// clk_ctrl
module clk_ctrl
(
	input				wire				clk_i					,
	input				wire				rstn_i				,	
	input				wire	[15:0]	freq						,
	output			reg				dds1_o					,
	output			reg				dds_o						
);
Size in the first run: about 7100 cells after synthesis, roughly 20 I/O pins.
export LEC_CHECK = 0
export CAP_MARGIN = 20
export CORE_MARGIN = 2
export CORE_UTILIZATION = 65
export MAX_ROUTING_LAYER = met4
export SLEW_MARGIN = 20
create_clock -name core_clock -period 70.0 [get_ports {clk_i}]
run.sh (not shown) runs the stock make flow with config.mk's settings and CLKGATE_MAP_FILE=.
Change:
CORE_UTILIZATION = 40   (was 65)
CTS_CLUSTER_DIAMETER = 325   (was default)
CTS_CLUSTER_SIZE = 98   (was default)
MAX_ROUTING_LAYER = default   (was met4)
TNS_END_PERCENT = 15   (was default)
Final area went up by 1.6%.
Maximum frequency hardly moves.
Die area went up by about 60%.
Cell count went up by about 9%.
Count of clock-buffer cells in the layout is unchanged.
Global-route usage went down by 13 points.
Setup slack is better by 160 ps.
Wire length went up by 2.3%.
Core utilization went down by 26 points.


Starting RTL as in the previous note.
make LEC_CHECK=0 ABC_AREA=1 CAP_MARGIN=35 CORE_ASPECT_RATIO=1.94 CORE_MARGIN=8 CORE_UTILIZATION=40 CTS_CLUSTER_DIAMETER=374 CTS_CLUSTER_SIZE=99 GPL_ROUTABILITY_DRIVEN=0 GPL_TIMING_DRIVEN=1 PLACE_DENSITY_LB_ADDON=0.24 SETUP_SLACK_MARGIN=4.78 SLEW_MARGIN=10 TNS_END_PERCENT=85 finish   # period 109.0 ns
Change:
- CAP_MARGIN: 35 -> 20
- CORE_ASPECT_RATIO: 1.94 -> default
- CORE_MARGIN: 8 -> 2
- CORE_UTILIZATION: 40 -> 72
- CTS_CLUSTER_DIAMETER: 374 -> default
- CTS_CLUSTER_SIZE: 99 -> 90
- GPL_ROUTABILITY_DRIVEN: 0 -> default
- GPL_TIMING_DRIVEN: 1 -> default
- PLACE_DENSITY_LB_ADDON: 0.24 -> default
- SETUP_SLACK_MARGIN: 4.78 -> default
- SLEW_MARGIN: 10 -> 20
- TNS_END_PERCENT: 85 -> default
- clock period: 109.0 -> 57.4 ns (I/O delays scaled with it)
Effect: The new run completed, yet does not pass: negative setup slack. Cell count fell by a few percent. Clock-buffer cell count fell by 2. Setup slack gets worse by 31 ns. Die area fell by well over a third. Routed wire length rose by roughly a tenth. Area after synthesis stays the same.
Change:
- ABC_AREA: 1 -> default
- CORE_UTILIZATION: 72 -> 9
- CTS_CLUSTER_SIZE: 90 -> default
- clock period: 57.4 -> 72.1 ns (I/O delays scaled with it)
After rerunning:
- With this change the flow passed the timing, DRC and antenna checks
- clock-buffer cell count grows by 3
- final cell count grows by well over a third
- register-to-register slack gets better by 13 ns
- hold slack gets worse by 0.010 ns
- die size grows to 8.5 times its value
- non-clock buffer count shrinks by 164
- sequential cell count does not change
- global-route usage shrinks by 31 points
Change:
- CORE_UTILIZATION: 9 -> 40
- HOLD_SLACK_MARGIN: default -> 0.2
- clock period: 72.1 -> 90.8 ns (I/O delays scaled with it)
The changed run produced a clean layout.
Routed wire length came out lower by about 3.3%.
Register-to-register slack improved by 18 ns.
Area after synthesis stays the same.
Change:
- ABC_AREA: default -> 1
- CORE_UTILIZATION: 40 -> 72
- HOLD_SLACK_MARGIN: 0.2 -> default
- clock period: 90.8 -> 84.3 ns (I/O delays scaled with it)
The changed run passed the timing, DRC and antenna checks.
Global-route usage rises by 14 points.
Routed wire length falls by 18%.
Core utilization rises by 34 points.
Final cell count stays flat.
Synthesized cell count rises by 10%.


== run 1 ==
Starting RTL as in the previous note.
Design clk_ctrl, start of the top module:
module clk_ctrl
(
	input				wire				clk_i					,
	input				wire				rstn_i				,	
	input				wire	[15:0]	freq						,
	output			reg				dds1_o					,
	output			reg				dds_o						
);
Settings: LEC_CHECK=0, ABC_AREA=1, CAP_MARGIN=20, CORE_MARGIN=2, CORE_UTILIZATION=72, CTS_CLUSTER_SIZE=95, PLACE_DENSITY=0.4, SLEW_MARGIN=20, TNS_END_PERCENT=15; clock period 54.9 ns.
Final checks on run 1, whose flow otherwise completed, came back failing, citing negative setup slack.
[inputs] run 2 vs run 1
-- flow/config.mk --
<<< run 1, line 9
export CAP_MARGIN = 20
export CORE_MARGIN = 2
export CORE_UTILIZATION = 72
export CTS_CLUSTER_SIZE = 95
export PLACE_DENSITY = 0.4
>>> run 2, line 9
export CAP_MARGIN = 20
export CORE_ASPECT_RATIO = 1.22
export CORE_MARGIN = 2
export CORE_UTILIZATION = 71
export CTS_CLUSTER_SIZE = 100
export PLACE_DENSITY = 0.4
==> flow/constraint.sdc <==
create_clock -name core_clock -period 38.1 [get_ports {clk_i}]
set_input_delay 7.6200 -clock core_clock [delete_from_list [all_inputs] [get_ports {clk_i}]]
set_output_delay 7.6200 -clock core_clock [all_outputs]
set_load 0.01 [all_outputs]
Results
- Status(run 2) = ERROR, stage = detailed placement
- For post-synthesis sequential element count, run 1 and run 2 come out practically identical.
- Run 1 -> run 2: die size increased slightly
- Between run 1 and run 2, the difference in synthesized chip area reported by yosys is negligible.
- Against run 1 as the reference, run 2 delivers a lower die extent in x.
The following lists how run 3 was set up differently from run 2:
==> flow/config.mk <==
export PLATFORM = sky130hd
export DESIGN_NAME = clk_ctrl
export DESIGN_NICKNAME = clk_ctrl
export VERILOG_FILES = /design/flow/design.v
export SDC_FILE = /design/flow/constraint.sdc
export NUM_CORES = 4
export LEC_CHECK = 0
export CAP_MARGIN = 20
export CORE_MARGIN = 2
export CORE_UTILIZATION = 63
export CTS_CLUSTER_SIZE = 98
export SLEW_MARGIN = 20
export TNS_END_PERCENT = 15
==> flow/constraint.sdc <==
create_clock -name core_clock -period 70.0 [get_ports {clk_i}]
set_input_delay 14.0000 -clock core_clock [delete_from_list [all_inputs] [get_ports {clk_i}]]
set_output_delay 14.0000 -clock core_clock [all_outputs]
set_load 0.01 [all_outputs]
--- outcome ---
- Run 2 | ERROR | detailed placement
- Run 3 completed; timing, DRC and antenna clean
- Changes observed in run 3 relative to run 2: share of the synthesized netlist area taken by xor and xnor gates shows an increase of 4.7 points, synthesized area rose by 8.5%, chip footprint has increased, number of nets at floorplan now smaller.
- As of run 3, synthesized chip area reported by yosys had risen by a little under 10% compared to run 2.
- Taking run 2 as the reference, in run 3 synthesized-area fraction occupied by adder cells decreased by 0.67 points relative to the old numbers, number of cells in the yosys synthesis report moved down.
#### Input delta (run 4 over run 3)
-- flow/config.mk --
<<< run 3, line 8
export CAP_MARGIN = 20
export CORE_MARGIN = 2
export CORE_UTILIZATION = 63
export CTS_CLUSTER_SIZE = 98
export SLEW_MARGIN = 20
>>> run 4, line 8
export CAP_MARGIN = 20
export CELL_PAD_IN_SITES_GLOBAL_PLACEMENT = 1
export CORE_MARGIN = 2
export CORE_UTILIZATION = 63
export CTS_CLUSTER_DIAMETER = 285
export CTS_CLUSTER_SIZE = 98
export PLACE_DENSITY = 0.35
export SLEW_MARGIN = 20
Notes after the runs:
Compared run 3 against run 4; post-layout period usage of the worst path within noise. Looking at slew at the pin with the worst max-slew slack, run 4 sits 0.069 ns above run 3. Between run 3 and run 4, antenna diode count increased.
